**design.v**
```verilog
`timescale 1ns / 1ps
module LED_flow(
  input      i_clk,                     
  input      i_rst_n,                   
  input      pause,                     
  output reg [6:0] keyboard_val,        
  output reg [7:0] keyboard             
 );
reg [1:0] cnt2;                         
reg [3:0] flag;                         
reg [23:0] flag_time;                   
reg key_clk_sec;                        
reg key_clk_sec_d;
reg [1:0] cnt;                          
reg key_clk_d;
wire key_clk  = cnt[1];                 
wire sec_tick = key_clk_sec & ~key_clk_sec_d;
wire scan_tick = key_clk & ~key_clk_d;
always @ (posedge i_clk)
   begin
     if (i_rst_n) begin
         cnt <= 2'd0;
         cnt2 <= 2'd0;
         key_clk_sec <= 1'b0;
         key_clk_sec_d <= 1'b0;
         key_clk_d <= 1'b0;
     end else begin
         cnt <= cnt + 1'b1;
         cnt2 <= (cnt2 + 1'b1) % 2'd3;
         if(cnt2 < 2'd1)
             key_clk_sec <= 1'b1;
         else
             key_clk_sec <= 1'b0;
         key_clk_sec_d <= key_clk_sec;
         key_clk_d <= key_clk;
     end
   end
always @ (posedge i_clk)
  begin
    if (i_rst_n)
        flag_time <= 24'b0;
    else if(sec_tick && !pause)
        flag_time <= (flag_time + 1'b1) % 24'd8640000;
  end
always @ (posedge i_clk)
  if (i_rst_n) begin
    flag <= 4'd0;
    keyboard <= 8'b1111_1111;
    keyboard_val <= 7'b1111111;
  end else if (scan_tick)
  begin
    flag <= (flag + 1'b1) % 4'd8;
    case(flag)
       4'h0:begin
                keyboard <= 8'b0111_1111;    
                case((flag_time / 19'd360000) / 4'd10)
                4'd0:keyboard_val <= 7'b0000001;
                4'd1:keyboard_val <= 7'b1001111;
                4'd2:keyboard_val <= 7'b0010010;
                4'd3:keyboard_val <= 7'b0000110;
                4'd4:keyboard_val <= 7'b1001100;
                4'd5:keyboard_val <= 7'b0100100;
                4'd6:keyboard_val <= 7'b0100000;
                4'd7:keyboard_val <= 7'b0001111;
                4'd8:keyboard_val <= 7'b0000000;
                4'd9:keyboard_val <= 7'b0001100;
                endcase
            end
       4'h1:begin
                keyboard <= 8'b1011_1111;    
                case((flag_time / 19'd360000) % 4'd10)
                4'd0:keyboard_val <= 7'b0000001;
                4'd1:keyboard_val <= 7'b1001111;
                4'd2:keyboard_val <= 7'b0010010;
                4'd3:keyboard_val <= 7'b0000110;
                4'd4:keyboard_val <= 7'b1001100;
                4'd5:keyboard_val <= 7'b0100100;
                4'd6:keyboard_val <= 7'b0100000;
                4'd7:keyboard_val <= 7'b0001111;
                4'd8:keyboard_val <= 7'b0000000;
                4'd9:keyboard_val <= 7'b0001100;
                endcase
            end
       4'h2:begin
                keyboard <= 8'b1101_1111;    
                case(((flag_time / 13'd6000) % 6'd60) / 4'd10)
                4'd0:keyboard_val <= 7'b0000001;
                4'd1:keyboard_val <= 7'b1001111;
                4'd2:keyboard_val <= 7'b0010010;
                4'd3:keyboard_val <= 7'b0000110;
                4'd4:keyboard_val <= 7'b1001100;
                4'd5:keyboard_val <= 7'b0100100;
                4'd6:keyboard_val <= 7'b0100000;
                4'd7:keyboard_val <= 7'b0001111;
                4'd8:keyboard_val <= 7'b0000000;
                4'd9:keyboard_val <= 7'b0001100;
                endcase
            end
       4'h3:begin
                keyboard <= 8'b1110_1111;    
                case(((flag_time / 13'd6000) % 6'd60) % 4'd10)
                4'd0:keyboard_val <= 7'b0000001;
                4'd1:keyboard_val <= 7'b1001111;
                4'd2:keyboard_val <= 7'b0010010;
                4'd3:keyboard_val <= 7'b0000110;
                4'd4:keyboard_val <= 7'b1001100;
                4'd5:keyboard_val <= 7'b0100100;
                4'd6:keyboard_val <= 7'b0100000;
                4'd7:keyboard_val <= 7'b0001111;
                4'd8:keyboard_val <= 7'b0000000;
                4'd9:keyboard_val <= 7'b0001100;
                endcase
            end
       4'h4:begin
                keyboard <= 8'b1111_0111;    
                case(((flag_time / 7'd100) % 6'd60) / 4'd10)
                4'd0:keyboard_val <= 7'b0000001;
                4'd1:keyboard_val <= 7'b1001111;
                4'd2:keyboard_val <= 7'b0010010;
                4'd3:keyboard_val <= 7'b0000110;
                4'd4:keyboard_val <= 7'b1001100;
                4'd5:keyboard_val <= 7'b0100100;
                4'd6:keyboard_val <= 7'b0100000;
                4'd7:keyboard_val <= 7'b0001111;
                4'd8:keyboard_val <= 7'b0000000;
                4'd9:keyboard_val <= 7'b0001100;
                endcase
            end
       4'h5:begin
                keyboard <= 8'b1111_1011;    
                case(((flag_time / 7'd100) % 6'd60) % 4'd10)
                4'd0:keyboard_val <= 7'b0000001;
                4'd1:keyboard_val <= 7'b1001111;
                4'd2:keyboard_val <= 7'b0010010;
                4'd3:keyboard_val <= 7'b0000110;
                4'd4:keyboard_val <= 7'b1001100;
                4'd5:keyboard_val <= 7'b0100100;
                4'd6:keyboard_val <= 7'b0100000;
                4'd7:keyboard_val <= 7'b0001111;
                4'd8:keyboard_val <= 7'b0000000;
                4'd9:keyboard_val <= 7'b0001100;
                endcase
            end
       4'h6:begin
                keyboard <= 8'b1111_1101;    
                case((flag_time % 7'd100)/4'd10)
                4'd0:keyboard_val <= 7'b0000001;
                4'd1:keyboard_val <= 7'b1001111;
                4'd2:keyboard_val <= 7'b0010010;
                4'd3:keyboard_val <= 7'b0000110;
                4'd4:keyboard_val <= 7'b1001100;
                4'd5:keyboard_val <= 7'b0100100;
                4'd6:keyboard_val <= 7'b0100000;
                4'd7:keyboard_val <= 7'b0001111;
                4'd8:keyboard_val <= 7'b0000000;
                4'd9:keyboard_val <= 7'b0001100;
                endcase
            end
       4'h7:begin
                keyboard <= 8'b1111_1110;    
                case(flag_time % 4'd10)
                4'd0:keyboard_val <= 7'b0000001;
                4'd1:keyboard_val <= 7'b1001111;
                4'd2:keyboard_val <= 7'b0010010;
                4'd3:keyboard_val <= 7'b0000110;
                4'd4:keyboard_val <= 7'b1001100;
                4'd5:keyboard_val <= 7'b0100100;
                4'd6:keyboard_val <= 7'b0100000;
                4'd7:keyboard_val <= 7'b0001111;
                4'd8:keyboard_val <= 7'b0000000;
                4'd9:keyboard_val <= 7'b0001100;
                endcase
            end
    endcase
  end
endmodule
```
**run.sh**
```bash
#!/bin/bash
# the make line also repeats each setting of config.mk as NAME=value (left out here)
make -C /OpenROAD-flow-scripts/flow DESIGN_CONFIG=/design/flow/config.mk WORK_HOME=/design/flow/orfs CLKGATE_MAP_FILE= finish
```
**config.mk**
```make
export PLATFORM = sky130hd
export DESIGN_NAME = LED_flow
export DESIGN_NICKNAME = LED_flow
export VERILOG_FILES = /design/flow/design.v
export SDC_FILE = /design/flow/constraint.sdc
export NUM_CORES = 4
export LEC_CHECK = 0
export ABC_AREA = 1
export CAP_MARGIN = 20
export CORE_MARGIN = 2
export CORE_UTILIZATION = 57
export PLACE_DENSITY = 0.6
export SLEW_MARGIN = 20
```
**constraint.sdc**
```tcl
create_clock -name core_clock -period 18.7 [get_ports {i_clk}]
set_input_delay 3.7400 -clock core_clock [delete_from_list [all_inputs] [get_ports {i_clk}]]
set_output_delay 3.7400 -clock core_clock [all_outputs]
set_load 0.01 [all_outputs]
```
==> ci_impl_report.md, run 1 <==
### Yosys + OpenROAD results

| Metric | Value |
|---|---|
| Simple Share, Synth | `0.637` |
| Number of I/O pins | `18` |
| Cell area after synthesis | `approximately 25000 um^2` |
| Hold Path End | `cnt2[0]` |
| Core box area | `43900 um^2` |
| Cells after synthesis | `4516` |
| Failing Checks | `negative setup slack` |
| Initial DRT Pass Iterations | `8` |
| GP Congestion | `0.937` |
| Post-synthesis mux area share | `0.000794` |
| Largest delay share family, worst path | `simple AND/OR/NAND/NOR gates` |
| Reg2Reg Depth | `272` |
| Worst hold start | `cnt2[1]` |
| Ao+oa area frac | `0.0931` |
| Root buffer cell | `clkbuf_16` |
| Overflow after GRT | `0` |
| Ys async rst share | `0` |
| Setup crit start | `flag_time[20]` |
| Max incr delay on CP | `360 ps` |
| Outcome | `failed layout checks` |
| First-pass GRT wire length | `136000 um` |
| Cell accounting for the most synthesized area | `nand2_1` |
| Clock-pin slew on the worst setup and hold paths | `80 ps` |
| Nets | `5805` |
| Synth warn | `1` |
| Ant. Diodes | `0` |
| Final ANT Viol Nets | `0` |
| Crit Path Category | `register to register` |
| Synth Area per Inst | `5.58 um^2` |
| Predominant post-synthesis flop cell | `dfxtp_1` |
| Post-DP Area | `34300 um^2` |
| RSZ-0062 raised after global routing | `true` |
| CP max FO | `11` |
| Vias in the first global route | `31300` |
| Post-synthesis cell type count | `94` |
| Final wirelength | `100000 um` |
| Worst-Margin Slew | `roughly 950 ps` |
| Detail-routed via count per cell | `5.64` |
| Peak Freq | `0.0311 GHz` |
| Top cells, area | `nand2_1, inv_1, nand2_2` |
| Clock buffer depth | `2` |
| Post-synth top cells | `nand2_1, inv_1, nor2_1` |
| Seq cells post-synth | `48` |
| Die H | `214 um` |
| Die W | `between 200 and 250 um` |
| Final hold violation count | `0` |
| Critical Path Sink | `keyboard_val[0]` |
| DRC viols | `0` |
| Fin area | `38700 um^2` |
| Largest non-sequential cell family by area | `simple AND/OR/NAND/NOR gates` |
| Gr usage total | `0.338` |
| Log Warnings | `~44` |
| Synth Net Count | `roughly 4500` |
| Ys cells | `4516` |
| Total count of max-transition violations in the final report | `0` |
| Critical path launch point type | `register` |
| CTS Hold Bufs | `0` |
| Worst Hold Class | `register to register` |
| DR iter-0 viols | `3049` |
| Maxcap violations | `0` |
| Fin crit period | `between 30000 and 40000 ps` |
| Cycle use final | `1.72` |
| Max_slew headroom | `0.361` |
| CP required | `18880 ps` |
| Hold Path Depth | `1` |
| Antenna violations before repair | `1` |
| Dominant cell area share | `0.173` |
| CP max-delay cell | `nor2_4` |
| Late-Pin Clk Latency | `320 ps` |
| WP data arrival | `~32000 ps` |
| Setup slack after layout | `-13460 ps` |
| WP depth | `272` |
| R2r setup slk | `-13460 ps` |
| Total die size | `45900 um^2` |
| # port buffers | `17` |
| Sequential fraction of the synthesis area | `0.0381` |
| Reg2reg start | `flag_time[20]` |
| Final setup fails | `7` |
| CP Capture Type | `register` |
| Buffer and inverter count on the worst path | `~55` |
| CTS sink count | `48` |
| CTS H-tree depth | `2` |
| EDFF count, synth | `0` |
| Adder Area Share | `0.0119` |
| CTS tree | `done` |
| P&R area growth vs syn | `53.5%` |
| Yosys xor share | `0.0633` |
| Detailed placement HPWL | `62400 um` |
| Total number of vias | `35900` |
| Critical R2R Capture | `keyboard_val[0]` |
| Synthesis area per yosys | `approximately 25000 um^2` |
| CTS buffer count | `5` |
| Routed WL per cell | `roughly 16 um` |
| Rows | `between 70 and 80` |
| Clk_skew | `19.5 ps` |
| Initial Util | `0.574` |
| Largest net degree at the start of global routing | `33` |
| Most used cell, CP | `nand2_2` |
| Most frequent cell after synthesis | `nand2_1` |
## repair_timing
action                     CTS  global route
cloned                      22            11
buffers inserted            79           101
setup endpoints to repair    7             7
resized                    190           393
pin swaps                   93           258
## layout make-up
cell class / instances / area [um^2]
fill: 2419 / 5250
clock inverter: 3 / 46.3
timing repair buffer: 1305 / 10400
clock buffer: 5 / 125
inverter: 775 / 3060
sequential: 48 / 963
multi-input combinational: 3643 / 23400
tap: 592 / 741
## per-stage QoR
step | instances | setup TNS, ps | util | hold slack, ps | setup WS, ps
after floorplan | 4516 | -59890 | - | 397 | -8600
after global placement | 6150 | -73710 | 0.780 | 409 | -10570
final | 6371 | -93730 | 0.881 | 421 | -13460
after detailed placement | 6150 | -78600 | 0.780 | 412 | -11270
after CTS | 6259 | -72300 | 0.824 | 422 | -10370
after global routing | 6371 | -106590 | 0.881 | 444 | -15330
## layer usage
| layer | up-vias | GRT usage | share of wire |
|---|---|---|---|
| li1 | 17000 | - | - |
| met4 | 2 | 0.132 | 0.074 |
| met1 | 16400 | 0.390 | 0.37 |
| met3 | 693 | 0.0176 | 0.067 |
| met5 | - | 0 | 0.00013 |
| met2 | 1839 | 0.649 | 0.49 |
==> run 2, diff against run 1 <==
Settings changed: CORE_MARGIN 2 to 3, CORE_UTILIZATION 57 to 72, CTS_CLUSTER_DIAMETER set to 247, CTS_CLUSTER_SIZE set to 22, HOLD_SLACK_MARGIN set to 0.07, PLACE_DENSITY 0.6 to unset, PLACE_DENSITY_LB_ADDON set to 0.08, SLEW_MARGIN 20 to 15.
Clock period 18.7 ns to 19.6 ns, I/O delays scaled along.
==> run 2 against run 1 <==
Compared with the run above:
- the run now fails in 3_5_place_dp
- area after synthesis is the same
- die area is 19% lower
- synthesized cell count did not move
==> ci_impl_report.md, run 2 <==
### Yosys + OpenROAD results

| Metric | Value |
|---|---|
| Dominant cell area share | `0.173 (unchanged)` |
| Core box area | `34000 um^2 (was 43900 um^2)` |
| Ao+oa area frac | `0.0931 (unchanged)` |
| Seq cells post-synth | `48 (unchanged)` |
| Stop err | `[ERROR DPL-0033] detailed placement checks failed during check placement.` |
| Adder Area Share | `0.0119 (unchanged)` |
| Rows | `67 (was 77)` |
| EDFF count, synth | `0 (unchanged)` |
| Ys cells | `4516 (unchanged)` |
| Top cells, area | `nand2_1, inv_1, nand2_2 (unchanged)` |
| Outcome | `did not finish (was failed layout checks)` |
| Post-synthesis cell type count | `94 (unchanged)` |
| Initial Util | `0.740 (was 0.574)` |
| Synth warn | `1 (unchanged)` |
| Predominant post-synthesis flop cell | `dfxtp_1 (unchanged)` |
| Synth Area per Inst | `5.58 um^2 (unchanged)` |
| Die W | `193 um (was 214 um)` |
| Sequential fraction of the synthesis area | `0.0381 (unchanged)` |
| Simple Share, Synth | `0.637 (unchanged)` |
| Total die size | `37300 um^2 (was 45900 um^2)` |
| Failing step | `3_5_place_dp` |
| Largest non-sequential cell family by area | `simple AND/OR/NAND/NOR gates (unchanged)` |
| # port buffers | `17 (unchanged)` |
| Number of I/O pins | `18 (unchanged)` |
| Post-synthesis mux area share | `0.000794 (unchanged)` |
| Post-synth top cells | `nand2_1, inv_1, nor2_1 (unchanged)` |
| Cells after synthesis | `4516 (unchanged)` |
| Yosys xor share | `0.0633 (unchanged)` |
| GP Congestion | `0.975 (was 0.937)` |
| Cell area after synthesis | `25200 um^2 (unchanged)` |
| Synthesis area per yosys | `25200 um^2 (unchanged)` |
| Die H | `193 um (was 214 um)` |
| Most frequent cell after synthesis | `nand2_1 (unchanged)` |
| Cell accounting for the most synthesized area | `nand2_1 (unchanged)` |
| Ys async rst share | `0 (unchanged)` |
| Synth Net Count | `4543 (unchanged)` |
run 2: through the flow:
stage | cell area (um^2) | setup slack [ps] | TNS [ps] | std cells
2_1_floorplan | 25800 | -7700 | -53590 | 4516
3_3_place_gp | 33900 | -9090 | -63380 | 5978
==> run 3, diff against run 2 <==
Settings changed: CORE_MARGIN 3 to 2, CORE_UTILIZATION 72 to 30, CTS_CLUSTER_DIAMETER 247 to 171, CTS_CLUSTER_SIZE 22 to 98, HOLD_SLACK_MARGIN 0.07 to unset, PLACE_DENSITY set to 0.75, PLACE_DENSITY_LB_ADDON 0.08 to unset, SLEW_MARGIN 15 to 20.
Clock period 19.6 ns to 25.0 ns, I/O delays scaled along.
==> run 3 against run 2 <==
Compared with the run above:
- the layout now fails its checks (negative setup slack)
- die area is 130% higher
- synthesized cell count is the same
- area after synthesis is the same
==> ci_impl_report.md, run 3 <==
### Yosys + OpenROAD results

| Metric | Value |
|---|---|
| Max incr delay on CP | `330 ps` |
| Routed WL per cell | `12.5 um` |
| Final wirelength | `84800 um` |
| Final setup fails | `7` |
| Ant. Diodes | `0` |
| P&R area growth vs syn | `53.5%` |
| Most used cell, CP | `nand2_2` |
| Rows | `106 (was 67)` |
| R2r setup slk | `-5200 ps` |
| Setup slack after layout | `-5200 ps` |
| Worst Hold Class | `register to register` |
| Largest delay share family, worst path | `simple AND/OR/NAND/NOR gates` |
| Cycle use final | `1.21` |
| GRT busiest layer | `met2` |
| Post-synth top cells | `nand2_1, inv_1, nor2_1 (unchanged)` |
| Reg2Reg Depth | `275` |
| Ys cells | `4516 (unchanged)` |
| Late-Pin Clk Latency | `just over 300 ps` |
| Nets | `5747` |
| RSZ-0062 raised after global routing | `true` |
| Adder Area Share | `0.0119 (unchanged)` |
| Log Warnings | `42` |
| EDFF count, synth | `0 (unchanged)` |
| Critical path launch point type | `register` |
| CP max-delay cell | `dfxtp_2` |
| Cell area after synthesis | `25200 um^2 (unchanged)` |
| Reg2reg start | `flag_time[20]` |
| Failing Checks | `negative setup slack` |
| Worst hold start | `cnt2[0]` |
| Critical R2R Capture | `keyboard_val[0]` |
| Routing usage on met1 | `0.208` |
| Detailed placement HPWL | `61800 um` |
| Clock buffer depth | `2` |
| Detail-routed via count per cell | `4.89` |
| Predominant post-synthesis flop cell | `dfxtp_1 (unchanged)` |
| Dominant cell area share | `0.173 (unchanged)` |
| Ao+oa area frac | `0.0931 (unchanged)` |
| Gr usage total | `0.168` |
| Number of I/O pins | `18 (unchanged)` |
| Root buffer cell | `clkbuf_16` |
| Initial Util | `0.302 (was 0.740)` |
| Setup crit start | `flag_time[20]` |
| WP data arrival | `30380 ps` |
| Die H | `294 um (was 193 um)` |
| Fin crit period | `30200 ps` |
| Crit Path Category | `register to register` |
| Largest non-sequential cell family by area | `simple AND/OR/NAND/NOR gates (unchanged)` |
| Final hold violation count | `0` |
| Sequential fraction of the synthesis area | `0.0381 (unchanged)` |
| Synth warn | `1 (unchanged)` |
| Met2 usage in global routing | `0.318` |
| Buffer and inverter count on the worst path | `around 49` |
| First-pass GRT wire length | `about 130000 um` |
| GR Util met3 | `0.00914` |
| CP max FO | `17` |
| Total number of vias | `33200` |
| Simple Share, Synth | `0.637 (unchanged)` |
| Largest net degree at the start of global routing | `34` |
| GP Congestion | `0.897 (was 0.975)` |
| Hold Path Depth | `1` |
| Fin cells | `6801` |
| WP depth | `between 200 and 300` |
| Worst-Margin Slew | `971 ps` |
| Post-synthesis mux area share | `0.000794 (unchanged)` |
| Core box area | `83400 um^2 (was 34000 um^2)` |
| Ys async rst share | `0 (unchanged)` |
| Clock-pin slew on the worst setup and hold paths | `80 ps` |
| Final core utilization | `0.464` |
| Yosys xor share | `0.0633 (unchanged)` |
| CTS buffer count | `5` |
| Most frequent cell after synthesis | `nand2_1 (unchanged)` |
| Fin area | `a little under 40000 um^2` |
| CTS H-tree depth | `2` |
| Cells after synthesis | `4516 (unchanged)` |
| Hold Path End | `cnt2[0]` |
| Seq cells post-synth | `48 (unchanged)` |
| # port buffers | `17 (unchanged)` |
| Overflow after GRT | `0` |
| Peak Freq | `0.0331 GHz` |
| DR iter-0 viols | `2094` |
| CP required | `around 25000 ps` |
| Synthesis area per yosys | `25200 um^2 (unchanged)` |
| Initial DRT Pass Iterations | `8` |
| Final ANT Viol Nets | `0` |
| Critical Path Sink | `keyboard_val[0]` |
| Synth Area per Inst | `5.58 um^2 (unchanged)` |
| Post-synthesis cell type count | `94 (unchanged)` |
| Antenna violations before repair | `0` |
| CTS sink count | `48` |
| CTS tree | `done` |
| DRC viols | `0` |
| Die W | `294 um (was 193 um)` |
| Vias in the first global route | `30000` |
| Maxcap violations | `0` |
| Top cells, area | `nand2_1, inv_1, nand2_2 (unchanged)` |
| Cell accounting for the most synthesized area | `nand2_1 (unchanged)` |
| Synth Net Count | `4543 (unchanged)` |
| Pre-CTS setup slack | `-4930 ps` |
| Clk_skew | `slightly above 8 ps` |
| Max_slew headroom | `0.346` |
| CP Capture Type | `register` |
| Outcome | `failed layout checks (was did not finish)` |
| Post-DP Area | `34700 um^2` |
| Post-Place Cells | `6610` |
| Total die size | `86300 um^2 (was 37300 um^2)` |
| Total count of max-transition violations in the final report | `0` |
-- run 3: layer usage --
metal,wire length [um],vias to the layer above
li1,-,16800
met1,36000,15300
met2,43400,842
met3,3110,230
met4,2200,0
met5,0,-
-- run 3: what timing repair did --
action                                  in CTS  in global routing
pin swaps                                   46                300
endpoints found under the setup margin       7                  7
resized                                     78                464
gates cloned                                12                 18
hold buffers                                 0                  0
setup buffers                               31                122
-- run 3: area by class of cell --
class                   count  area (um^2)
fillers                  7730        44700
multi-input cells        3637        23200
repair buffers           1253         9940
inverters                 775         3050
well taps                1080         1350
flip-flops and latches     48          963
clock buffers               5          125
clock inverters             3         46.3
-- run 3: stage by stage --
step / TNS [ps] / hold WS [ps]
after floorplan: -15790 / 397
after global placement: -26960 / 406
after detailed placement: -34290 / 407
after CTS: -28790 / 418
after global routing: -51770 / 441
final: -36090 / 416
==> run 4, diff against run 3 <==
Settings changed: CORE_UTILIZATION 30 to 70, CTS_CLUSTER_DIAMETER 171 to 295, CTS_CLUSTER_SIZE 98 to 28, PLACE_DENSITY 0.75 to 0.6.
Clock period 25.0 ns to 18.8 ns, I/O delays scaled along.
==> run 4 against run 3 <==
Compared with the run above:
- the flow now stops in 4_1_cts
- area after synthesis unchanged
- synthesized cell count stayed put
- die area shrank 57%
==> ci_impl_report.md, run 4 <==
### Yosys + OpenROAD results

| Metric | Value |
|---|---|
| Cell area after synthesis | `25200 um^2 (unchanged)` |
| Synth warn | `1 (unchanged)` |
| # port buffers | `17 (unchanged)` |
| Ao+oa area frac | `0.0931 (unchanged)` |
| Adder Area Share | `0.0119 (unchanged)` |
| Top cells, area | `nand2_1, inv_1, nand2_2 (unchanged)` |
| Synth Net Count | `4543 (unchanged)` |
| Post-synthesis cell type count | `94 (unchanged)` |
| Synthesis area per yosys | `25200 um^2 (unchanged)` |
| GP Congestion | `1.03 (was 0.897)` |
| Detailed placement HPWL | `88400 um (was 61800 um)` |
| Seq cells post-synth | `48 (unchanged)` |
| Rows | `69 (was 106)` |
| Die H | `194 um (was 294 um)` |
| Ys cells | `4516 (unchanged)` |
| Failing step | `4_1_cts` |
| Most frequent cell after synthesis | `nand2_1 (unchanged)` |
| Initial Util | `0.710 (was 0.302)` |
| Largest non-sequential cell family by area | `simple AND/OR/NAND/NOR gates (unchanged)` |
| Cell accounting for the most synthesized area | `nand2_1 (unchanged)` |
| Synth Area per Inst | `5.58 um^2 (unchanged)` |
| Total die size | `37500 um^2 (was 86300 um^2)` |
| Simple Share, Synth | `0.637 (unchanged)` |
| Yosys xor share | `0.0633 (unchanged)` |
| Sequential fraction of the synthesis area | `0.0381 (unchanged)` |
| Die W | `194 um (was 294 um)` |
| Post-synthesis mux area share | `0.000794 (unchanged)` |
| Predominant post-synthesis flop cell | `dfxtp_1 (unchanged)` |
| Number of I/O pins | `18 (unchanged)` |
| Outcome | `did not finish (was failed layout checks)` |
| Cells after synthesis | `4516 (unchanged)` |
| Stop err | `[ERROR DPL-0038] Utilization greater than 100%, impossible to legalize` |
| Ys async rst share | `0 (unchanged)` |
| Post-Place Cells | `6019 (was 6610)` |
| Post-synth top cells | `nand2_1, inv_1, nor2_1 (unchanged)` |
| Dominant cell area share | `0.173 (unchanged)` |
| EDFF count, synth | `0 (unchanged)` |
| Post-DP Area | `34000 um^2 (was 34700 um^2)` |
| Core box area | `35500 um^2 (was 83400 um^2)` |
run 4: stage by stage:
stage | hold WS (ps) | TNS (ps) | setup WS, ps
global placement | 406 | -69140 | -9900
detailed placement | 438 | -93920 | -13500
floorplan | 397 | -59190 | -8500
==> run 5, diff against run 4 <==
Settings changed: ABC_AREA 1 to unset, CAP_MARGIN 20 to 30, CELL_PAD_IN_SITES_GLOBAL_PLACEMENT set to 2, CORE_UTILIZATION 70 to 21, CTS_CLUSTER_DIAMETER 295 to unset, CTS_CLUSTER_SIZE 28 to unset, GPL_TIMING_DRIVEN set to 1, MIN_ROUTING_LAYER set to met1, PLACE_DENSITY 0.6 to unset, PLACE_DENSITY_LB_ADDON set to 0.04.
Clock period 18.8 ns to 30.0 ns, I/O delays scaled along.
==> run 5 against run 4 <==
Compared with the run above:
- now clean on timing, DRC and antenna
- synthesized cell count shrank 15%
- area after synthesis shrank 0.62%
- die area rose to 3.3 times the previous value
==> ci_impl_report.md, run 5 <==
### Yosys + OpenROAD results

| Metric | Value |
|---|---|
| Outcome | `no timing/DRC/antenna violations (was did not finish)` |
| Largest net degree at the start of global routing | `55` |
| CTS H-tree depth | `2` |
| Core box area | `118000 um^2 (was 35500 um^2)` |
| Dominant cell area share | `0.0787 (was 0.173)` |
| Crit Path Category | `register to register` |
| Adder Area Share | `0.0244 (was 0.0119)` |
| Critical R2R Capture | `keyboard_val[4]` |
| CTS buffer count | `5` |
| Initial DRT Pass Iterations | `7` |
| Cell accounting for the most synthesized area | `xnor2_1 (was nand2_1)` |
| Final setup fails | `0` |
| Buffer and inverter count on the worst path | `5` |
| Initial Util | `0.212 (was 0.710)` |
| WP data arrival | `roughly 27000 ps` |
| Predominant post-synthesis flop cell | `dfxtp_1 (unchanged)` |
| Total count of max-transition violations in the final report | `0` |
| Late-Pin Clk Latency | `320 ps` |
| CP max FO | `29` |
| Hold Path Depth | `1` |
| Comb gate area | `22600 um^2` |
| Clock-pin slew on the worst setup and hold paths | `70 ps` |
| Synthesis area per yosys | `25000 um^2 (was 25200 um^2)` |
| Ant. Diodes | `0` |
| CTS tree | `done` |
| Clk_skew | `11.2 ps` |
| Antenna violations before repair | `0` |
| Reg2reg start | `flag_time[22]` |
| Simple Share, Synth | `0.329 (was 0.637)` |
| TNS Setup | `0 ps` |
| Post-synth top cells | `nor2_1, nand2_1, a21oi_1 (was nand2_1, inv_1, nor2_1)` |
| Synth warn | `1 (unchanged)` |
| Top cells, area | `xnor2_1, nor2_1, nand2_1 (was nand2_1, inv_1, nand2_2)` |
| Max incr delay on CP | `790 ps` |
| Synth Area per Inst | `6.52 um^2 (was 5.58 um^2)` |
| Overflow after GRT | `0` |
| Die H | `349 um (was 194 um)` |
| Total number of vias | `29000` |
| DR iter-0 viols | `between 1500 and 2000` |
| Log Warnings | `39` |
| Sequential fraction of the synthesis area | `0.0384 (was 0.0381)` |
| Ao+oa area frac | `0.403 (was 0.0931)` |
| WP depth | `70` |
| Total die size | `122000 um^2 (was 37500 um^2)` |
| Vias in the first global route | `28500` |
| Detailed placement HPWL | `89600 um (was 88400 um)` |
| Setup crit start | `flag_time[22]` |
| Routed WL per cell | `between 20 and 25 um` |
| Final ANT Viol Nets | `0` |
| Worst hold start | `cnt2[1]` |
| Detail-routed via count per cell | `around 5.5` |
| Final wirelength | `113000 um` |
| Clock buffer depth | `2` |
| Cell area after synthesis | `25000 um^2 (was 25200 um^2)` |
| Number of I/O pins | `18 (unchanged)` |
| Ys cells | `3840 (was 4516)` |
| Maxcap violations | `0` |
| P&R area growth vs syn | `7.64%` |
| Worst-Margin Slew | `roughly 1000 ps` |
| R2r setup slk | `2950 ps` |
| Nets | `3753` |
| FILL cells | `13500` |
| Fin crit period | `27050 ps` |
| Post-CTS setup buffers | `0` |
| Reg2Reg Depth | `around 70` |
| Yosys xor share | `0.106 (was 0.0633)` |
| Gr usage total | `0.177` |
| Hold Path End | `cnt2[1]` |
| # port buffers | `17 (unchanged)` |
| Flop area | `968 um^2` |
| Critical path launch point type | `register` |
| CP Capture Type | `register` |
| Cycle use final | `0.902` |
| Die W | `349 um (was 194 um)` |
| Root buffer cell | `clkbuf_16` |
| Critical Path Sink | `keyboard_val[4]` |
| RSZ-0062 raised after global routing | `false` |
| CP max-delay cell | `o311ai_4` |
| CTS-repair resized insts | `0` |
| Final hold violation count | `0` |
| Peak Freq | `between 0.03 and 0.04 GHz` |
| Hold slack | `421 ps` |
| Max_slew headroom | `0.343` |
| Post-synthesis cell type count | `152 (was 94)` |
| Seq cells post-synth | `48 (unchanged)` |
| Rows | `126 (was 69)` |
| Ys async rst share | `0 (unchanged)` |
| CP required | `30240 ps` |
| CTS Hold Bufs | `0` |
| EDFF count, synth | `0 (unchanged)` |
| DRC viols | `0` |
| Cells after synthesis | `3840 (was 4516)` |
| Largest non-sequential cell family by area | `AND-OR/OR-AND gates (was simple AND/OR/NAND/NOR gates)` |
| Largest delay share family, worst path | `AND-OR/OR-AND gates` |
| CTS sink count | `48` |
| GP Congestion | `0.785 (was 1.03)` |
| First-pass GRT wire length | `175000 um` |
| Post-synthesis mux area share | `0.0408 (was 0.000794)` |
| Synth Net Count | `3867 (was 4543)` |
| Worst Hold Class | `register to register` |
| Most frequent cell after synthesis | `nor2_1 (was nand2_1)` |
run 5: metrics by stage:
step / instances / utilization / instance area, um^2 / setup WS, ps
final: 5263 / 0.228 / 27000 / 2950
after floorplan: 3840 / - / 25000 / 10120
after global placement: 5243 / 0.226 / 26700 / 1910
after CTS: 5258 / 0.228 / 26900 / 2390
after global routing: 5263 / 0.228 / 27000 / 372
after detailed placement: 5250 / 0.226 / 26800 / 2470
run 5: area by class of cell:
cell class                 instances  area share
sequential                        48      0.0359
tap                             1536      0.0713
clock inverter                     2    0.000557
multi-input combinational       3446       0.840
inverter                         116      0.0162
timing repair buffer             109      0.0314
clock buffer                       6     0.00515
run 5: metal layers:
| metal | track usage | vias to the layer above | wire length, um |
|---|---|---|---|
| li1 | - | 14400 | - |
| met1 | 0.227 | 14100 | 51200 |
| met2 | 0.337 | 403 | 58500 |
| met3 | 0.00489 | 46 | 1870 |
| met4 | 0.0195 | 0 | 947 |
| met5 | 0 | - | 0 |
==> run 6, diff against run 5 <==
Settings changed: CAP_MARGIN 30 to 15, CELL_PAD_IN_SITES_GLOBAL_PLACEMENT 2 to 3, CORE_ASPECT_RATIO set to 1.61, CORE_UTILIZATION 21 to 40, GPL_TIMING_DRIVEN 1 to 0, MIN_ROUTING_LAYER met1 to met2, PLACE_DENSITY set to 0.6, PLACE_DENSITY_LB_ADDON 0.04 to unset, TNS_END_PERCENT set to 40.
Clock period 30.0 ns to 37.4 ns, I/O delays scaled along.
==> run 6 against run 5 <==
Compared with the run above:
- still clean
- cell count decreased by 11%
- via count increased by 50%
- area after synthesis unchanged
- flip-flop count unchanged
- clock-buffer cell count unchanged
- first-iteration DRC count increased to 7.8 times the previous value
- non-clock buffer count increased by 141
- wire length decreased by 3.8%
- maximum frequency increased by 1.4%
- cell area decreased by 1.9%
- clock skew increased by 2.7 ps
- largest cell class unchanged
- highest routed layer unchanged
==> ci_impl_report.md, run 6 <==
### Yosys + OpenROAD results

| Metric | Value |
|---|---|
| Late-Pin Clk Latency | `320 ps (about the same)` |
| Antenna violations before repair | `0 (unchanged)` |
| Overflow after GRT | `0 (unchanged)` |
| CTS sink count | `48 (unchanged)` |
| Detailed placement HPWL | `86100 um (was 89600 um)` |
| DRC viols | `0 (unchanged)` |
| Reg2reg start | `flag_time[16] (was flag_time[22])` |
| Final hold violation count | `0 (unchanged)` |
| Synth warn | `1 (unchanged)` |
| Ys async rst share | `0 (unchanged)` |
| Root buffer cell | `clkbuf_16 (unchanged)` |
| Critical path launch point type | `register (unchanged)` |
| Gr usage total | `0.480 (was 0.177)` |
| Cell area after synthesis | `25000 um^2 (unchanged)` |
| Cells after synthesis | `3840 (unchanged)` |
| Final wirelength | `108000 um (was 113000 um)` |
| Hold Path End | `cnt2[0] (was cnt2[1])` |
| Max_slew headroom | `0.180 (was 0.343)` |
| Core box area | `62100 um^2 (was 118000 um^2)` |
| Largest non-sequential cell family by area | `AND-OR/OR-AND gates (unchanged)` |
| Yosys xor share | `0.106 (unchanged)` |
| Critical R2R Capture | `keyboard_val[5] (was keyboard_val[4])` |
| CP required | `37620 ps (was 30240 ps)` |
| Worst Hold Class | `register to register (unchanged)` |
| Outcome | `no timing/DRC/antenna violations (unchanged)` |
| Dominant cell area share | `0.0787 (unchanged)` |
| Post-synth top cells | `nor2_1, nand2_1, a21oi_1 (unchanged)` |
| WP depth | `72 (was 70)` |
| Sequential fraction of the synthesis area | `0.0384 (unchanged)` |
| Routed WL per cell | `23.1 um (was 21.4 um)` |
| CP Capture Type | `register (unchanged)` |
| Cycle use final | `0.714 (was 0.902)` |
| CTS buffer count | `5 (unchanged)` |
| Buffer and inverter count on the worst path | `8 (was 5)` |
| Peak Freq | `0.0375 GHz (was 0.0370 GHz)` |
| R2r setup slk | `10710 ps (was 2950 ps)` |
| Final setup fails | `0 (unchanged)` |
| Post-synthesis mux area share | `0.0408 (unchanged)` |
| Hold Path Depth | `1 (unchanged)` |
| Crit Path Category | `register to register (unchanged)` |
| Seq cells post-synth | `48 (unchanged)` |
| Fin crit period | `26690 ps (was 27050 ps)` |
| Total count of max-transition violations in the final report | `0 (unchanged)` |
| Clk_skew | `13.9 ps (was 11.2 ps)` |
| EDFF count, synth | `0 (unchanged)` |
| Final ANT Viol Nets | `0 (unchanged)` |
| Top cells, area | `xnor2_1, nor2_1, nand2_1 (unchanged)` |
| Nets | `3894 (was 3753)` |
| Maxcap violations | `0 (unchanged)` |
| Total number of vias | `43400 (was 29000)` |
| Simple Share, Synth | `0.329 (unchanged)` |
| Total die size | `64700 um^2 (was 122000 um^2)` |
| Number of I/O pins | `18 (unchanged)` |
| TNS Setup | `0 ps (unchanged)` |
| CP max-delay cell | `nor3_1 (was o311ai_4)` |
| GP Congestion | `1.14 (was 0.785)` |
| Post-CTS setup buffers | `0 (unchanged)` |
| Post-synthesis cell type count | `152 (unchanged)` |
| Worst-Margin Slew | `1230 ps (was 986 ps)` |
| Max incr delay on CP | `750 ps (was 790 ps)` |
| Critical Path Sink | `keyboard_val[5] (was keyboard_val[4])` |
| Die H | `322 um (was 349 um)` |
| Synth Area per Inst | `6.52 um^2 (unchanged)` |
| RSZ-0062 raised after global routing | `false (unchanged)` |
| CTS H-tree depth | `2 (unchanged)` |
| Fin cells | `4694 (was 5263)` |
| FILL cells | `6881 (was 13500)` |
| Log Warnings | `42 (was 39)` |
| CP max FO | `10 (was 29)` |
| Initial Util | `0.403 (was 0.212)` |
| CTS-repair resized insts | `0 (unchanged)` |
| DR iter-0 viols | `12500 (was 1594)` |
| # port buffers | `16 (was 17)` |
| Clock buffer depth | `2 (unchanged)` |
| Detail-routed via count per cell | `9.25 (was 5.51)` |
| Synth Net Count | `3867 (unchanged)` |
| Ys cells | `3840 (unchanged)` |
| First-pass GRT wire length | `165000 um (was 175000 um)` |
| Largest delay share family, worst path | `AND-OR/OR-AND gates (unchanged)` |
| Ao+oa area frac | `0.403 (unchanged)` |
| Synthesis area per yosys | `25000 um^2 (unchanged)` |
| CTS Hold Bufs | `0 (unchanged)` |
| Cell accounting for the most synthesized area | `xnor2_1 (unchanged)` |
| Most frequent cell after synthesis | `nor2_1 (unchanged)` |
| Predominant post-synthesis flop cell | `dfxtp_1 (unchanged)` |
| Adder Area Share | `0.0244 (unchanged)` |
| Post-Place Cells | `4685 (was 5250)` |
| Worst hold start | `cnt2[1] (unchanged)` |
| Rows | `116 (was 126)` |
| Die W | `201 um (was 349 um)` |
| Setup crit start | `flag_time[16] (was flag_time[22])` |
| Vias in the first global route | `43300 (was 28500)` |
| Largest net degree at the start of global routing | `15 (was 55)` |
| CTS tree | `done (unchanged)` |
| P&R area growth vs syn | `5.61% (was 7.64%)` |
| Reg2Reg Depth | `72 (was 70)` |
| Initial DRT Pass Iterations | `27 (was 7)` |
| WP data arrival | `26910 ps (was 27290 ps)` |
| Clock-pin slew on the worst setup and hold paths | `80 ps (was 70 ps)` |
[run 6: per-stage QoR]
stage	hold slack (ps)	area (um^2)	worst slack, ps	utilization
detailed placement	430	26300	12140	0.423
global placement	406	26200	12370	0.422
finish	439	26500	10710	0.426
floorplan	399	25000	17520	-
global route	450	26400	9060	0.426
CTS	440	26400	11960	0.425
[run 6: layout make-up]
| class | instances | area [um^2] | area share |
|---|---|---|---|
| multi-input cells | 3446 | 22700 | 0.857 |
| well taps | 826 | 1030 | 0.0391 |
| plain buffers | 230 | 1030 | 0.0390 |
| flip-flops and latches | 48 | 961 | 0.0363 |
| inverters | 116 | 435 | 0.0165 |
| repair buffers | 20 | 183 | 0.00691 |
| clock buffers | 6 | 139 | 0.00525 |
| clock inverters | 1 | 8.76 | 0.000331 |
| diodes | 1 | 2.50 | 0.0000946 |
[run 6: metal layers]
layer  wire length, um  vias to the layer above  global-route usage
met3             32700                     2100               0.457
met1                 0                    14600                   -
li1                  -                    14600                   -
met4             19700                        0               0.206
met5                 0                        -              0.0167
met2             55900                    12200               0.674
==> run 7, diff against run 6 <==
Settings changed: CAP_MARGIN 15 to 20, CELL_PAD_IN_SITES_GLOBAL_PLACEMENT 3 to unset, CORE_ASPECT_RATIO 1.61 to unset, CORE_UTILIZATION 40 to 62, GPL_TIMING_DRIVEN 0 to unset, MIN_ROUTING_LAYER met2 to unset, PLACE_DENSITY 0.6 to unset, PLACE_DENSITY_LB_ADDON set to 0.09, TNS_END_PERCENT 40 to 10.
Clock period 37.4 ns to 25.0 ns, I/O delays scaled along.
==> run 7 against run 6 <==
Compared with the run above:
- critical path type unchanged
- first-iteration DRC count shrank 66%
- clock-buffer cell count is the same
- area after synthesis is the same
==> ci_impl_report.md, run 7 <==
### Yosys + OpenROAD results

| Metric | Value |
|---|---|
| GP Congestion | `0.996 (was 1.14)` |
| Setup crit start | `flag_time[20] (was flag_time[16])` |
| Initial Util | `0.629 (was 0.403)` |
| Cell accounting for the most synthesized area | `xnor2_1 (unchanged)` |
| Top cells, area | `xnor2_1, nor2_1, nand2_1 (unchanged)` |
| Critical path launch point type | `register (unchanged)` |
| Buffer and inverter count on the worst path | `5 (was 8)` |
| Peak Freq | `0.0420 GHz (was 0.0375 GHz)` |
| Die H | `205 um (was 322 um)` |
| Simple Share, Synth | `0.329 (unchanged)` |
| Gr usage total | `0.391 (was 0.480)` |
| CTS tree | `done (unchanged)` |
| DR iter-0 viols | `4212 (was 12500)` |
| Core box area | `39800 um^2 (was 62100 um^2)` |
| Final wirelength | `87400 um (was 108000 um)` |
| CP max-delay cell | `o31ai_1 (was nor3_1)` |
| Setup slack after layout | `1200 ps (was 10710 ps)` |
| Reg2Reg Depth | `70 (was 72)` |
| CTS sink count | `48 (unchanged)` |
| Fin crit period | `23800 ps (was 26690 ps)` |
| Seq cells post-synth | `48 (unchanged)` |
| EDFF count, synth | `0 (unchanged)` |
| Overflow after GRT | `0 (unchanged)` |
| Total die size | `42000 um^2 (was 64700 um^2)` |
| Sequential fraction of the synthesis area | `0.0384 (unchanged)` |
| WP data arrival | `23980 ps (was 26910 ps)` |
| P&R area growth vs syn | `3.71% (was 5.61%)` |
| Critical Path Sink | `keyboard_val[0] (was keyboard_val[5])` |
| Clock-pin slew on the worst setup and hold paths | `70 ps (was 80 ps)` |
| Die W | `205 um (was 201 um)` |
| CP Capture Type | `register (unchanged)` |
| Worst-Margin Slew | `1120 ps (was 1230 ps)` |
| Most frequent cell after synthesis | `nor2_1 (unchanged)` |
| Synth Area per Inst | `6.52 um^2 (unchanged)` |
| Worst hold start | `cnt2[1] (unchanged)` |
| Post-synth top cells | `nor2_1, nand2_1, a21oi_1 (unchanged)` |
| Largest delay share family, worst path | `AND-OR/OR-AND gates (unchanged)` |
| R2r setup slk | `1200 ps (was 10710 ps)` |
| Root buffer cell | `clkbuf_16 (unchanged)` |
| Synthesis area per yosys | `25000 um^2 (unchanged)` |
| # port buffers | `17 (was 16)` |
| Yosys xor share | `0.106 (unchanged)` |
| Total count of max-transition violations in the final report | `0 (unchanged)` |
| Detailed placement HPWL | `66500 um (was 86100 um)` |
| Total number of vias | `31200 (was 43400)` |
| Ys cells | `3840 (unchanged)` |
| CP required | `25190 ps (was 37620 ps)` |
| DRC viols | `0 (unchanged)` |
| Max incr delay on CP | `870 ps (was 750 ps)` |
| Cells after synthesis | `3840 (unchanged)` |
| Final setup fails | `0 (unchanged)` |
| Vias in the first global route | `28100 (was 43300)` |
| Critical R2R Capture | `keyboard_val[0] (was keyboard_val[5])` |
| Rows | `73 (was 116)` |
| CTS buffer count | `5 (unchanged)` |
| Cycle use final | `0.952 (was 0.714)` |
| Ys async rst share | `0 (unchanged)` |
| Ao+oa area frac | `0.403 (unchanged)` |
| Late-Pin Clk Latency | `310 ps (was 320 ps)` |
| Predominant post-synthesis flop cell | `dfxtp_1 (unchanged)` |
| Outcome | `no timing/DRC/antenna violations (unchanged)` |
| Cell area after synthesis | `25000 um^2 (unchanged)` |
| WP depth | `70 (was 72)` |
| Final ANT Viol Nets | `0 (unchanged)` |
| Clock buffer depth | `2 (unchanged)` |
| Hold Path Depth | `1 (unchanged)` |
| Crit Path Category | `register to register (unchanged)` |
| Synth warn | `1 (unchanged)` |
| Adder Area Share | `0.0244 (unchanged)` |
| Log Warnings | `39 (was 42)` |
| Dominant cell area share | `0.0787 (unchanged)` |
| Initial DRT Pass Iterations | `7 (was 27)` |
| Post-synthesis cell type count | `152 (unchanged)` |
| Maxcap violations | `0 (unchanged)` |
| CTS H-tree depth | `2 (unchanged)` |
| Largest non-sequential cell family by area | `AND-OR/OR-AND gates (unchanged)` |
| Nets | `3759 (was 3894)` |
| Synth Net Count | `3867 (unchanged)` |
| Clk_skew | `4.78 ps (was 13.9 ps)` |
| Hold Path End | `cnt2[1] (was cnt2[0])` |
| Number of I/O pins | `18 (unchanged)` |
| Largest net degree at the start of global routing | `54 (was 15)` |
| Worst Hold Class | `register to register (unchanged)` |
| CP max FO | `37 (was 10)` |
| Max_slew headroom | `0.252 (was 0.180)` |
| Reg2reg start | `flag_time[20] (was flag_time[16])` |
| Antenna violations before repair | `1 (was 0)` |
| First-pass GRT wire length | `139000 um (was 165000 um)` |
| Final hold violation count | `0 (unchanged)` |
| CTS Hold Bufs | `0 (unchanged)` |
| Detail-routed via count per cell | `7.33 (was 9.25)` |
| Routed WL per cell | `20.5 um (was 23.1 um)` |
| Post-synthesis mux area share | `0.0408 (unchanged)` |
| Pre-CTS setup slack | `154 ps (was 12140 ps)` |
## run 7: what timing repair did
| item | in CTS | in global routing |
|---|---|---|
| buffers inserted | 0 | 9 |
| setup endpoints to repair | 0 | 7 |
| resized | 0 | 46 |
## run 7: cell type report
class | instances | area (um^2)
repair buffers | 115 | 906
inverters | 116 | 435
clock inverters | 2 | 13.8
multi-input cells | 3446 | 22900
flip-flops and latches | 48 | 970
diodes | 1 | 2.50
fillers | 3704 | 13800
clock buffers | 6 | 139
well taps | 525 | 657
## run 7: stage by stage
| step | cells | hold WS, ps | setup TNS, ps | area, um^2 | utilization |
|---|---|---|---|---|---|
| floorplan | 3840 | 399 | 0 | 25000 | - |
| global placement | 4241 | 406 | 0 | 25500 | 0.641 |
| detailed placement | 4241 | 417 | 0 | 25500 | 0.641 |
| CTS | 4249 | 432 | 0 | 25700 | 0.645 |
| global route | 4258 | 470 | -225 | 26000 | 0.652 |
| finish | 4259 | 427 | 0 | 26000 | 0.652 |
## run 7: metal layers
layer,track usage,routed length [um],vias to the layer above
met1,0.479,34500,14500
met2,0.684,41900,1874
met3,0.0407,7190,355
met5,0,0,-
met4,0.183,3800,0
li1,-,-,14500
==> run 8, diff against run 7 <==
Settings changed: ABC_AREA set to 1, CORE_UTILIZATION 62 to 70, CTS_CLUSTER_SIZE set to 78, PLACE_DENSITY set to 0.65, PLACE_DENSITY_LB_ADDON 0.09 to unset, TNS_END_PERCENT 10 to unset.
Clock period 25.0 ns to 9.78 ns, I/O delays scaled along.
==> run 8 against run 7 <==
Compared with the run above:
- the flow now stops in 3_5_place_dp
- area after synthesis grew 0.62%
- die area shrank 11%
- synthesized cell count grew 18%
==> ci_impl_report.md, run 8 <==
### Yosys + OpenROAD results

| Metric | Value |
|---|---|
| Outcome | `did not finish (was no timing/DRC/antenna violations)` |
| Synth warn | `1 (unchanged)` |
| Synth Area per Inst | `5.58 um^2 (was 6.52 um^2)` |
| Rows | `69 (was 73)` |
| Stop err | `[ERROR DPL-0038] Utilization greater than 100%, impossible to legalize` |
| Sequential fraction of the synthesis area | `0.0381 (was 0.0384)` |
| Ys async rst share | `0 (unchanged)` |
| Post-synthesis mux area share | `0.000794 (was 0.0408)` |
| Cells after synthesis | `4516 (was 3840)` |
| Top cells, area | `nand2_1, inv_1, nand2_2 (was xnor2_1, nor2_1, nand2_1)` |
| Failing step | `3_5_place_dp` |
| Seq cells post-synth | `48 (unchanged)` |
| Predominant post-synthesis flop cell | `dfxtp_1 (unchanged)` |
| Yosys xor share | `0.0633 (was 0.106)` |
| Die W | `194 um (was 205 um)` |
| Largest non-sequential cell family by area | `simple AND/OR/NAND/NOR gates (was AND-OR/OR-AND gates)` |
| Simple Share, Synth | `0.637 (was 0.329)` |
| GP Congestion | `1.02 (was 0.996)` |
| Core box area | `35500 um^2 (was 39800 um^2)` |
| EDFF count, synth | `0 (unchanged)` |
| Ys cells | `4516 (was 3840)` |
| Die H | `194 um (was 205 um)` |
| Cell accounting for the most synthesized area | `nand2_1 (was xnor2_1)` |
| Post-synthesis cell type count | `94 (was 152)` |
| Initial Util | `0.710 (was 0.629)` |
| Most frequent cell after synthesis | `nand2_1 (was nor2_1)` |
| Total die size | `37500 um^2 (was 42000 um^2)` |
| Adder Area Share | `0.0119 (was 0.0244)` |
| # port buffers | `17 (unchanged)` |
| Dominant cell area share | `0.173 (was 0.0787)` |
| Ao+oa area frac | `0.0931 (was 0.403)` |
| Number of I/O pins | `18 (unchanged)` |
| Post-synth top cells | `nand2_1, inv_1, nor2_1 (was nor2_1, nand2_1, a21oi_1)` |
| Cell area after synthesis | `25200 um^2 (was 25000 um^2)` |
| Synthesis area per yosys | `25200 um^2 (was 25000 um^2)` |
| Synth Net Count | `4543 (was 3867)` |
[run 8: through the flow]
step / area (um^2) / hold WS [ps] / setup TNS, ps / std cells / setup slack (ps)
2_1_floorplan: 25800 / 397 / -122330 / 4516 / -17520
3_3_place_gp: 36100 / 405 / -131670 / 6285 / -18830
